===== flow/config.mk =====
export PLATFORM = sky130hd
export DESIGN_NAME = ntt_16point
export DESIGN_NICKNAME = ntt_16point
export VERILOG_FILES = /design/flow/design.v
export SDC_FILE = /design/flow/constraint.sdc
export NUM_CORES = 4
export LEC_CHECK = 0
export ABC_AREA = 1
export CAP_MARGIN = 20
export CORE_MARGIN = 2
export CORE_UTILIZATION = 60
export CTS_CLUSTER_SIZE = 97
export SLEW_MARGIN = 20

===== flow/constraint.sdc =====
create_clock -name core_clock -period 11.4 [get_ports {clk}]
set_input_delay 2.2800 -clock core_clock [delete_from_list [all_inputs] [get_ports {clk}]]
set_output_delay 2.2800 -clock core_clock [all_outputs]
set_load 0.01 [all_outputs]

===== flow/design.v =====
module ntt_16point(
    input wire clk,
    input wire rst,
    input wire start,
    input wire [111:0] data_in,
    output reg done,
    output reg [6:0] result_0,
    output reg [6:0] result_1,
    output reg [6:0] result_2,
    output reg [6:0] result_3,
    output reg [6:0] result_4,
    output reg [6:0] result_5,
    output reg [6:0] result_6,
    output reg [6:0] result_7,
    output reg [6:0] result_8,
    output reg [6:0] result_9,
    output reg [6:0] result_10,
    output reg [6:0] result_11,
    output reg [6:0] result_12,
    output reg [6:0] result_13,
    output reg [6:0] result_14,
    output reg [6:0] result_15
);
    localparam Q = 97;
    wire [6:0] omega [0:15];
    wire [6:0] input_data [0:15];
    reg [6:0] data [0:15];
    reg [3:0] stage;
    reg [4:0] i;
    reg computing;
    reg [3:0] m, k, j;
    reg [6:0] t, u, tw;
    reg [4:0] twiddle_idx;
    assign omega[0] = 1;
    assign omega[1] = 27;
    assign omega[2] = 50;
    assign omega[3] = 41;
    assign omega[4] = 96;
    assign omega[5] = 70;
    assign omega[6] = 47;
    assign omega[7] = 56;
    assign omega[8] = 1;
    assign omega[9] = 27;
    assign omega[10] = 50;
    assign omega[11] = 41;
    assign omega[12] = 96;
    assign omega[13] = 70;
    assign omega[14] = 47;
    assign omega[15] = 56;
    genvar gk;
    generate
        for (gk = 0; gk < 16; gk = gk + 1) begin : g_in
            assign input_data[gk] = data_in[7*gk +: 7];
        end
    endgenerate
    function [6:0] mod_mult;
        input [6:0] a;
        input [6:0] b;
        reg [13:0] temp;
        begin
            temp = a * b;
            mod_mult = temp % Q;
        end
    endfunction
    function [6:0] mod_add;
        input [6:0] a;
        input [6:0] b;
        reg [7:0] temp;
        begin
            temp = a + b;
            if (temp >= Q)
                mod_add = temp - Q;
            else
                mod_add = temp[6:0];
        end
    endfunction
    function [6:0] mod_sub;
        input [6:0] a;
        input [6:0] b;
        reg signed [7:0] temp;
        begin
            temp = a - b;
            if (temp < 0)
                mod_sub = temp + Q;
            else
                mod_sub = temp[6:0];
        end
    endfunction
    function [3:0] bit_reverse;
        input [3:0] idx;
        begin
            bit_reverse = {idx[0], idx[1], idx[2], idx[3]};
        end
    endfunction
    always @(posedge clk) begin
        if (rst) begin
            done <= 0;
            computing <= 0;
            stage <= 0;
            i <= 0;
        end else begin
            if (start && !computing) begin
                data[0] <= input_data[bit_reverse(0)];
                data[1] <= input_data[bit_reverse(1)];
                data[2] <= input_data[bit_reverse(2)];
                data[3] <= input_data[bit_reverse(3)];
                data[4] <= input_data[bit_reverse(4)];
                data[5] <= input_data[bit_reverse(5)];
                data[6] <= input_data[bit_reverse(6)];
                data[7] <= input_data[bit_reverse(7)];
                data[8] <= input_data[bit_reverse(8)];
                data[9] <= input_data[bit_reverse(9)];
                data[10] <= input_data[bit_reverse(10)];
                data[11] <= input_data[bit_reverse(11)];
                data[12] <= input_data[bit_reverse(12)];
                data[13] <= input_data[bit_reverse(13)];
                data[14] <= input_data[bit_reverse(14)];
                data[15] <= input_data[bit_reverse(15)];
                computing <= 1;
                done <= 0;
                stage <= 0;
                i <= 0;
            end else if (computing) begin
                if (stage < 4) begin
                    if (i < 16) begin
                        m = 1 << stage;   
                        k = i >> (stage + 1);   
                        j = i & ((1 << (stage + 1)) - 1);   
                        if (j < m) begin
                            twiddle_idx = (j << (4 - stage - 1)) & 15;
                            tw = omega[twiddle_idx];
                            t = mod_mult(tw, data[i + m]);
                            u = data[i];
                            data[i] <= mod_add(u, t);
                            data[i + m] <= mod_sub(u, t);
                        end
                        i <= i + 1;
                    end else begin
                        i <= 0;
                        stage <= stage + 1;
                    end
                end else begin
                    result_0 <= data[0];
                    result_1 <= data[1];
                    result_2 <= data[2];
                    result_3 <= data[3];
                    result_4 <= data[4];
                    result_5 <= data[5];
                    result_6 <= data[6];
                    result_7 <= data[7];
                    result_8 <= data[8];
                    result_9 <= data[9];
                    result_10 <= data[10];
                    result_11 <= data[11];
                    result_12 <= data[12];
                    result_13 <= data[13];
                    result_14 <= data[14];
                    result_15 <= data[15];
                    done <= 1;
                    computing <= 0;
                end
            end
        end
    end
endmodule

===== flow/run.sh =====
#!/bin/bash
# the make line also repeats each setting of config.mk as NAME=value (left out here)
make -C /OpenROAD-flow-scripts/flow DESIGN_CONFIG=/design/flow/config.mk WORK_HOME=/design/flow/orfs CLKGATE_MAP_FILE= finish

==> CHANGELOG.md, run 1 <==
### Physical design

* Status: aborted with a tool error
* Stop stage: global routing (5_1_grt)
* Tool error: [ERROR GRT-0232] Routing congestion too high. Check the congestion heatmap in the GUI.
* Post-Syn Area per Cell at around 8 sq um
* Area post-placement at between 20,000 and 25,000 sq um
* I/O pins at around 230
* Simple-gate share of the synthesized area at between 20% and 30%
* Total routing usage reported by global routing at 108.8%
* Core Area at around 28,000 sq um
* Yosys aoi share at between 15 and 20%
* CTS root buf: clkbuf_16
* Deepest level of the CTS H-tree at 1
* Placer Congestion at about 1.1
* Count of library flops with an enable pin at 224
* Chip Area, Yosys at 17,070 sq um
* Synth area leader: edfxtp_1
* Die Ht at around 170 microns
* FF+latch count, synth at 239
* Synth unique cells at a little under 60
* Commonest flop: edfxtp_1
* Synthesized cell area at 17,070 sq um
* Dominant kind of combinational cell: simple AND/OR/NAND/NOR gates
* Syn_nets at between 2,000 and 2,500
* Setup WS pre-CTS at -2913 ps
* Die width at 172.7 microns
* Cell area leaders: edfxtp_1 39%, nand2_1 8.6%, o21ai_0 6.9%
* Mapped Cells at between 2,000 and 2,500
* Yosys top cell area share at just under 40%
* Seq share, synth at 41.17%
* Ys cells at about 2,100
* Starting Density at about 60%
* Max Root-Sink Buffers at 3
* Adders+Majority by Area at slightly above 8%
* Synth top cells by count: 392 x nand2_1, 264 x inv_1, 235 x o21ai_0
* Chip Area at 29,810 sq um
* Yosys warns at 1
* HPWL Detailed at between 50,000 and 60,000 microns
* Mux share at under 10%
* Total gr overflow at around 3,800
* Most instantiated library cell after synthesis: nand2_1
* Num CTS Buffers at 23
* XOR/XNOR Area Share at between 2 and 3%
* Fraction of registers with async set/reset at 0%
* Clk sinks at roughly 240
* Rows at about 61
* Port bufs at around 230
## metal layers
metal / overflow / global-route usage [%]
met2: 2901 / 147.3
met5: 5 / 51.60
met3: 49 / 80.87
met1: 49 / 93.90
met4: 746 / 121.3
## stage by stage
stage,TNS (ps),total power [mW],hold WS (ps),cells
detailed placement,-310890,3.103,475.2,3036
floorplan,-202480,1.891,426.4,2080
global placement,-236940,3.056,443.9,3036
CTS,-228830,5.029,480.0,3163
## repair_timing
| item | 4_1_cts |
|---|---|
| gates cloned | 13 |
| endpoints found under the setup margin | 112 |
| pin swaps | 124 |
| gates resized | 396 |
| hold buffers | 0 |
| setup buffers | 72 |
==> inputs of run 2 (changes only) <==
- ABC_AREA: 1 -> not set
- CORE_MARGIN: 2 -> 9
- CORE_UTILIZATION: 60 -> 64
- CTS_CLUSTER_SIZE: 97 -> 78
- PLACE_DENSITY_LB_ADDON: not set -> 0.21
- SETUP_SLACK_MARGIN: not set -> 2.98
- clock period: 11.4 -> 14.5 ns (I/O delays scaled with it)
==> CHANGELOG.md, run 2 <==
### Physical design

* Core Area at about 26,000 sq um
* Most instantiated library cell after synthesis: nand2_1
* HPWL Detailed at ~51,000 microns
* Count of library flops with an enable pin at 224
* Synth unique cells at just over 90
* Syn_nets at 1,865
* Ys cells at around 1,700
* Dominant kind of combinational cell: AND-OR/OR-AND gates
* Yosys top cell area share at between 30% and 40%
* Dpl cells at between 2,000 and 2,500
* Chip Area, Yosys at about 17,000 sq um
* Hold bufs inserted after CTS at 0
* Yosys warns at 1
* Commonest flop: edfxtp_1
* CTS root buf: clkbuf_16
* Mux share at approximately 10%
* Total routing usage reported by global routing at 75.02%
* Chip Area at between 30,000 and 40,000 sq um
* Status: aborted with a tool error
* Stop stage: global routing (5_1_grt)
* FF+latch count, synth at around 240
* I/O pins at roughly 230
* Cell area leaders: edfxtp_1 40%, mux4_2 8.4%, nand2_1 5.5%
* Synth top cells by count: 248 x nand2_1, 224 x edfxtp_1, 122 x nor2_1
* Tool error: [ERROR GRT-0232] Routing congestion too high. Check the congestion heatmap in the GUI.
* Placer Congestion at between 1 and 1.5
* XOR/XNOR Area Share at under 10%
* Area post-placement at approximately 22,000 sq um
* Synthesized cell area at 16,920 sq um
* Synth area leader: edfxtp_1
* Seq share, synth at between 40% and 50%
* Yosys aoi share at roughly 17%
* Simple-gate share of the synthesized area at between 10% and 20%
* Starting Density at 64.92%
* Clk sinks at around 240
* Mapped Cells at 1,653
* Port bufs at 227
* Die Ht at approximately 180 microns
* Post-Syn Area per Cell at about 10 sq um
* Rows at between 50 and 60
* Num CTS Buffers at 26
* Die width at between 150 and 200 microns
* Max Root-Sink Buffers at 3
* Deepest level of the CTS H-tree at 1
* Total gr overflow at 5
* Adders+Majority by Area at between 8 and 9%
* Fraction of registers with async set/reset at 0%
[run 2: timing repair]
item,4_1_cts
gates cloned,7
gates resized,245
endpoints found under the setup margin,112
buffers inserted,42
pin swaps,74
[run 2: per-stage QoR]
| stage | utilization [%] | setup slack (ps) | hold slack, ps |
|---|---|---|---|
| 2_1_floorplan | - | -765.8 | 438.5 |
| 3_3_place_gp | 83.58 | -145.3 | 432.9 |
| 3_5_place_dp | 83.58 | -884.3 | 445.7 |
| 4_1_cts | 92.63 | -434.9 | 479.7 |
[run 2: metal layers]
layer,overflow,global-route usage (%)
met2,2,86.93
met4,1,73.93
met3,2,71.29
met1,0,69.42
met5,0,52.61
==> inputs of run 3 (changes only) <==
- CORE_MARGIN: 9 -> 2
- CORE_UTILIZATION: 64 -> 58
- CTS_CLUSTER_SIZE: 78 -> 63
- PLACE_DENSITY_LB_ADDON: 0.21 -> not set
- SETUP_SLACK_MARGIN: 2.98 -> 2.37
- TNS_END_PERCENT: not set -> 5
- clock period: 14.5 -> 8.92 ns (I/O delays scaled with it)
==> CHANGELOG.md, run 3 <==
### Physical design

* Cell area leaders: edfxtp_1 40%, mux4_2 8.4%, nand2_1 5.5%
* Fraction of registers with async set/reset at 0%
* Post-Syn Area per Cell at roughly 10 sq um
* Stop stage: global routing (5_1_grt)
* Status: aborted with a tool error
* Rows at 62
* Yosys aoi share at ~17%
* Chip Area, Yosys at between 15,000 and 20,000 sq um
* Commonest flop: edfxtp_1
* Die Ht at between 150 and 200 microns
* Clk sinks at approximately 240
* XOR/XNOR Area Share at roughly 3.3%
* Simple-gate share of the synthesized area at between 10% and 20%
* Area post-placement at between 20,000 and 25,000 sq um
* Synth top cells by count: 248 x nand2_1, 224 x edfxtp_1, 122 x nor2_1
* Max Root-Sink Buffers at 3
* Die width at ~170 microns
* FF+latch count, synth at 239
* Count of library flops with an enable pin at around 220
* Synthesized cell area at 16,920 sq um
* Yosys warns at 1
* Yosys top cell area share at 39.76%
* Syn_nets at about 1,900
* Starting Density at between 50 and 60%
* Synth unique cells at 92
* Most instantiated library cell after synthesis: nand2_1
* Placer Congestion at 1.038
* Chip Area at between 30,000 and 40,000 sq um
* Ys cells at ~1,700
* CTS root buf: clkbuf_16
* Mapped Cells at around 1,700
* Port bufs at 227
* Setup WS pre-CTS at -6516 ps
* I/O pins at around 230
* Adders+Majority by Area at under 10%
* Deepest level of the CTS H-tree at 1
* Core Area at 28,700 sq um
* HPWL Detailed at about 50,000 microns
* Dominant kind of combinational cell: AND-OR/OR-AND gates
* Mux share at around a tenth
* Seq share, synth at roughly 42%
* Num CTS Buffers at 26
* Synth area leader: edfxtp_1
[run 3: what timing repair did]
item | 4_1_cts
endpoints found under the setup margin | 112
buffers inserted | 45
gates resized | 120
pin swaps | 54
cloned | 2
hold buffers | 0
[run 3: through the flow]
stage	std cells	setup TNS [ps]	hold WS, ps
floorplan	1653	-696040	438.5
global placement	2627	-659620	437.1
detailed placement	2627	-707210	444.9
CTS	2720	-662040	459.5
==> inputs of run 4 (changes only) <==
- ABC_AREA: not set -> 1
- CELL_PAD_IN_SITES_DETAIL_PLACEMENT: not set -> 0
- CORE_UTILIZATION: 58 -> 72
- CTS_CLUSTER_DIAMETER: not set -> 346
- CTS_CLUSTER_SIZE: 63 -> 15
- GPL_ROUTABILITY_DRIVEN: not set -> 1
- HOLD_SLACK_MARGIN: not set -> 0.3
- PLACE_DENSITY_LB_ADDON: not set -> 0.07
- SETUP_SLACK_MARGIN: 2.37 -> 2.81
- SLEW_MARGIN: 20 -> 0
- TNS_END_PERCENT: 5 -> 80
- clock period: 8.92 -> 9.69 ns (I/O delays scaled with it)
==> CHANGELOG.md, run 4 <==
### Physical design

* Status: aborted with a tool error
* Stop stage: detailed placement (3_5_place_dp)
* Tool error: [ERROR DPL-0033] detailed placement checks failed during check placement.
* Commonest flop: edfxtp_1
* Synth area leader: edfxtp_1
* Cell area leaders: edfxtp_1 39%, nand2_1 8.6%, o21ai_0 6.9%
* Count of library flops with an enable pin at approximately 220
* Simple-gate share of the synthesized area at 23.14%
* Post-Syn Area per Cell at just over 8 sq um
* Synth top cells by count: 392 x nand2_1, 264 x inv_1, 235 x o21ai_0
* Yosys aoi share at between 15 and 20%
* Most instantiated library cell after synthesis: nand2_1
* Yosys top cell area share at approximately 40%
* Syn_nets at about 2,300
* XOR/XNOR Area Share at about 2.7%
* Mapped Cells at about 2,100
* Starting Density at around 73%
* Placer Congestion at between 1 and 1.5
* Port bufs at 227
* Die Ht at about 160 microns
* Yosys warns at 1
* Synthesized cell area at ~17,000 sq um
* Ys cells at between 2,000 and 2,500
* I/O pins at roughly 230
* Rows at 56
* Seq share, synth at 41.17%
* FF+latch count, synth at ~240
* Adders+Majority by Area at under 10%
* Dominant kind of combinational cell: simple AND/OR/NAND/NOR gates
* Mux share at approximately 1.2%
* Chip Area, Yosys at around 17,000 sq um
* Synth unique cells at 58
* Die width at approximately 160 microns
* Fraction of registers with async set/reset at 0%
* Chip Area at between 20,000 and 25,000 sq um
* Core Area at between 20,000 and 25,000 sq um
-- run 4: through the flow --
stage	total power [mW]	hold slack, ps
2_1_floorplan	2.231	426.4
3_3_place_gp	3.518	439.7
==> inputs of run 5 (changes only) <==
- ABC_AREA: 1 -> 0
- CAP_MARGIN: 20 -> 40
- CELL_PAD_IN_SITES_DETAIL_PLACEMENT: 0 -> not set
- CORE_UTILIZATION: 72 -> 66
- CTS_CLUSTER_DIAMETER: 346 -> 247
- CTS_CLUSTER_SIZE: 15 -> 53
- GPL_ROUTABILITY_DRIVEN: 1 -> not set
- HOLD_SLACK_MARGIN: 0.3 -> -0.1
- PLACE_DENSITY_LB_ADDON: 0.07 -> not set
- SETUP_SLACK_MARGIN: 2.81 -> not set
- SLEW_MARGIN: 0 -> 35
- clock period: 9.69 -> 3.95 ns (I/O delays scaled with it)
==> CHANGELOG.md, run 5 <==
### Physical design

* Status: aborted with a tool error
* Stop stage: clock tree synthesis (4_1_cts)
* Tool error: [ERROR DPL-0038] Utilization greater than 100%, impossible to legalize
* Setup WS pre-CTS at -12,100 ps
* Adders+Majority by Area at 8.372%
* HPWL Detailed at roughly 59,000 microns
* Yosys top cell area share at slightly below 40%
* Seq share, synth at 41.54%
* Chip Area, Yosys at between 15,000 and 20,000 sq um
* XOR/XNOR Area Share at 3.262%
* Port bufs at roughly 230
* Core Area at 25,180 sq um
* Die Ht at 164.1 microns
* Starting Density at between 60% and 70%
* Yosys warns at 1
* Most instantiated library cell after synthesis: nand2_1
* Chip Area at roughly 27,000 sq um
* Count of library flops with an enable pin at 224
* Commonest flop: edfxtp_1
* Mapped Cells at about 1,700
* FF+latch count, synth at between 200 and 250
* Post-Syn Area per Cell at roughly 10 sq um
* Area post-placement at between 20,000 and 25,000 sq um
* Placer Congestion at roughly 1.0
* Cell area leaders: edfxtp_1 40%, mux4_2 8.4%, nand2_1 5.5%
* Synth area leader: edfxtp_1
* Yosys aoi share at 16.70%
* Die width at 164.1 microns
* Simple-gate share of the synthesized area at between 15 and 20%
* Ys cells at between 1,500 and 2,000
* Fraction of registers with async set/reset at 0%
* Synthesized cell area at around 17,000 sq um
* Rows at around 58
* Dominant kind of combinational cell: AND-OR/OR-AND gates
* I/O pins at about 230
* Mux share at just over 10%
* Synth top cells by count: 248 x nand2_1, 224 x edfxtp_1, 122 x nor2_1
* Syn_nets at 1,865
* Synth unique cells at between 90 and 100
[run 5: through the flow]
step	std cells	setup TNS [ps]	utilization (%)
detailed placement	2613	-1337420	93.22
floorplan	1653	-1250790	-
global placement	2613	-1176850	93.22
Power is estimated from default activity; no workload was simulated.
